==> job 165: inputs <==
Design calc_didactic, start of the top module:
module calc_didactic(
        clk,
        rst,
        mem_addr,
        mem_we,
        mem_wdata,
        mem_rdata
    );
parameter addr_width = 10;
parameter word_width = 16;
input                       clk;
input                       rst;
output[addr_width-1 : 0]    mem_addr;
output                      mem_we;
output[word_width-1 : 0]    mem_wdata;
input [word_width-1 : 0]    mem_rdata;
wire[word_width-1 : 0]      disp_cp, disp_ind, disp_am, disp_aie, disp_t1, disp_t2, disp_ri, disp_mag;
wire[word_width-1 : 0]      disp_state, disp_reg_data;
wire[word_width-1 : 0]      io_in;
wire                        io_oe, io_we;
wire                        cp_oe;
wire                        cp_we;
wire[word_width-1 : 0]      cp_in;
wire[word_width-1 : 0]      cp_out;
register #(word_width) cp(clk, rst, cp_oe, cp_we, cp_in, cp_out, disp_cp);
wire                        ind_oe;
wire                        ind_we;
wire[word_width-1 : 0]      ind_in;
wire[word_width-1 : 0]      ind_out;
register #(word_width) ind(clk, rst, ind_oe, ind_we, ind_in, ind_out, disp_ind);
wire                        am_oe;
wire                        am_we;
wire[word_width-1 : 0]      am_in;
wire[word_width-1 : 0]      am_out;
register #(word_width) am(clk, rst, am_oe, am_we, am_in, am_out, disp_am);
wire                        aie_oe;
wire                        aie_we;
wire[word_width-1 : 0]      aie_in;
  ...
make LEC_CHECK=0 ABC_AREA=1 CAP_MARGIN=20 CORE_ASPECT_RATIO=1.99 CORE_MARGIN=2 CORE_UTILIZATION=59 CTS_CLUSTER_DIAMETER=245 CTS_CLUSTER_SIZE=98 PLACE_DENSITY=0.39 SETUP_SLACK_MARGIN=2.58 SLEW_MARGIN=40 TNS_END_PERCENT=10 finish   # period 10.0 ns
run.sh (not shown) runs the stock make flow with config.mk's settings and CLKGATE_MAP_FILE=.
==> inputs of job 5271, as changes to job 165 <==
Settings changed: CORE_ASPECT_RATIO 1.99 to default, CORE_UTILIZATION 59 to 72, CTS_CLUSTER_DIAMETER 245 to 57, CTS_CLUSTER_SIZE 98 to 72, MAX_ROUTING_LAYER from default to met4, PLACE_DENSITY 0.39 to default, PLACE_DENSITY_LB_ADDON from default to 0.19, SETUP_SLACK_MARGIN 2.58 to 0.63, SLEW_MARGIN 40 to 20, TNS_END_PERCENT 10 to default.
==> flow/constraint.sdc (replaced) <==
create_clock -name core_clock -period 5.55 [get_ports {clk}]
set_input_delay 1.1100 -clock core_clock [delete_from_list [all_inputs] [get_ports {clk}]]
set_output_delay 1.1100 -clock core_clock [all_outputs]
set_load 0.01 [all_outputs]
==> qor summary <==
| quantity | job 5271 | job 165 |
|---|---|---|
| Run status | did not finish | did not finish |
| Failing step | global routing (5_1_grt) | global routing (5_1_grt) |
| Post-Place Setup Slack | -0.0695 ns | 2.10 ns |
| Die boundary width | 156 um | 123 um |
| Die ar. | 0.0243 mm2 | 0.0296 mm2 |
| Number of placement rows | 55 | 86 |
| Number of buffers added for setup after CTS | 88 | 11 |
| Cell area reported after detailed placement | 0.0178 mm2 | 0.0173 mm2 |
| Core footprint | 0.0226 mm2 | 0.0278 mm2 |
| Placed cell count | 2604 | 2592 |
| Floorplan-stage core utilization | 73.4% | 59.9% |
| Number of buffers created by CTS | 21 | 6 |
| Half-perimeter wire length after placement | 39.1 mm | 55.6 mm |
| Chip height | 156 um | 241 um |
| Cells resized by post-CTS repair | 377 | 77 |
| Final Wtd Congestion | 1.28 | 1.07 |

========
==> 03-06: inputs <==
Starting RTL as in the previous note.
export LEC_CHECK = 0
export ABC_AREA = 0
export CAP_MARGIN = 20
export CELL_PAD_IN_SITES_GLOBAL_PLACEMENT = 0
export CORE_MARGIN = 2
export CORE_UTILIZATION = 42
export CTS_CLUSTER_SIZE = 39
export PLACE_DENSITY_LB_ADDON = 0.28
export SETUP_SLACK_MARGIN = 1.99
export SLEW_MARGIN = 20
export TNS_END_PERCENT = 45
create_clock -name core_clock -period 16.4 [get_ports {clk}]
==> inputs of 09-02, as changes to 03-06 <==
Settings changed: ABC_AREA 0 to not set, CELL_PAD_IN_SITES_DETAIL_PLACEMENT set to 0, CORE_MARGIN 2 to 10, CORE_UTILIZATION 42 to 40, CTS_CLUSTER_SIZE 39 to 15, HOLD_SLACK_MARGIN set to 0.17, MIN_ROUTING_LAYER set to met2, PLACE_DENSITY_LB_ADDON 0.28 to not set, SETUP_SLACK_MARGIN 1.99 to not set, SLEW_MARGIN 20 to 40, TNS_END_PERCENT 45 to not set.
==> flow/constraint.sdc (replaced) <==
create_clock -name core_clock -period 13.5 [get_ports {clk}]
set_input_delay 2.7000 -clock core_clock [delete_from_list [all_inputs] [get_ports {clk}]]
set_output_delay 2.7000 -clock core_clock [all_outputs]
set_load 0.01 [all_outputs]
==> results <==
Run status: 09-02 failed layout checks; 03-06 timing/DRC/antenna clean
Reasons for failing layout checks: 09-02 design-rule violations; 03-06 -
Worst setup path startpoint: 09-02 uc.state[7]$_SDFF_PP0_; 03-06 uc.state[1]$_SDFF_PP0_
Worst path bufs/invs: 09-02 3; 03-06 5
Register-to-register setup slack: 09-02 5.78 ns; 03-06 8.72 ns
Min-Delay Endpoint: 09-02 ind.data[14]$_SDFFE_PP0P_; 03-06 ind.data[7]$_SDFFE_PP0P_
Required @ worst endpoint: 09-02 10.80 ns; 03-06 13.12 ns
Met3 capacity usage during global routing: 09-02 52.0%; 03-06 3.82%
Height of the chip: 09-02 223 µm; 03-06 202 µm
Global-route layer with the greatest usage: 09-02 met3; 03-06 met2
Core Util, Final: 09-02 45.3%; 03-06 47.3%
Multi-input combinational area share: 09-02 51.6%; 03-06 51.6%
DRC violations left: 09-02 4; 03-06 0
Clock latency at the later pin of the worst-skew pair: 09-02 0.59 ns; 03-06 0.57 ns
Count of cell instances traversed by the critical path: 09-02 18; 03-06 21
Placed standard-cell area: 09-02 0.0176 mm²; 03-06 0.0175 mm²
Met2 layer wire length in the routed design: 09-02 30.0 mm; 03-06 25.6 mm
Final Hold Slack: 09-02 0.460 ns; 03-06 0.458 ns
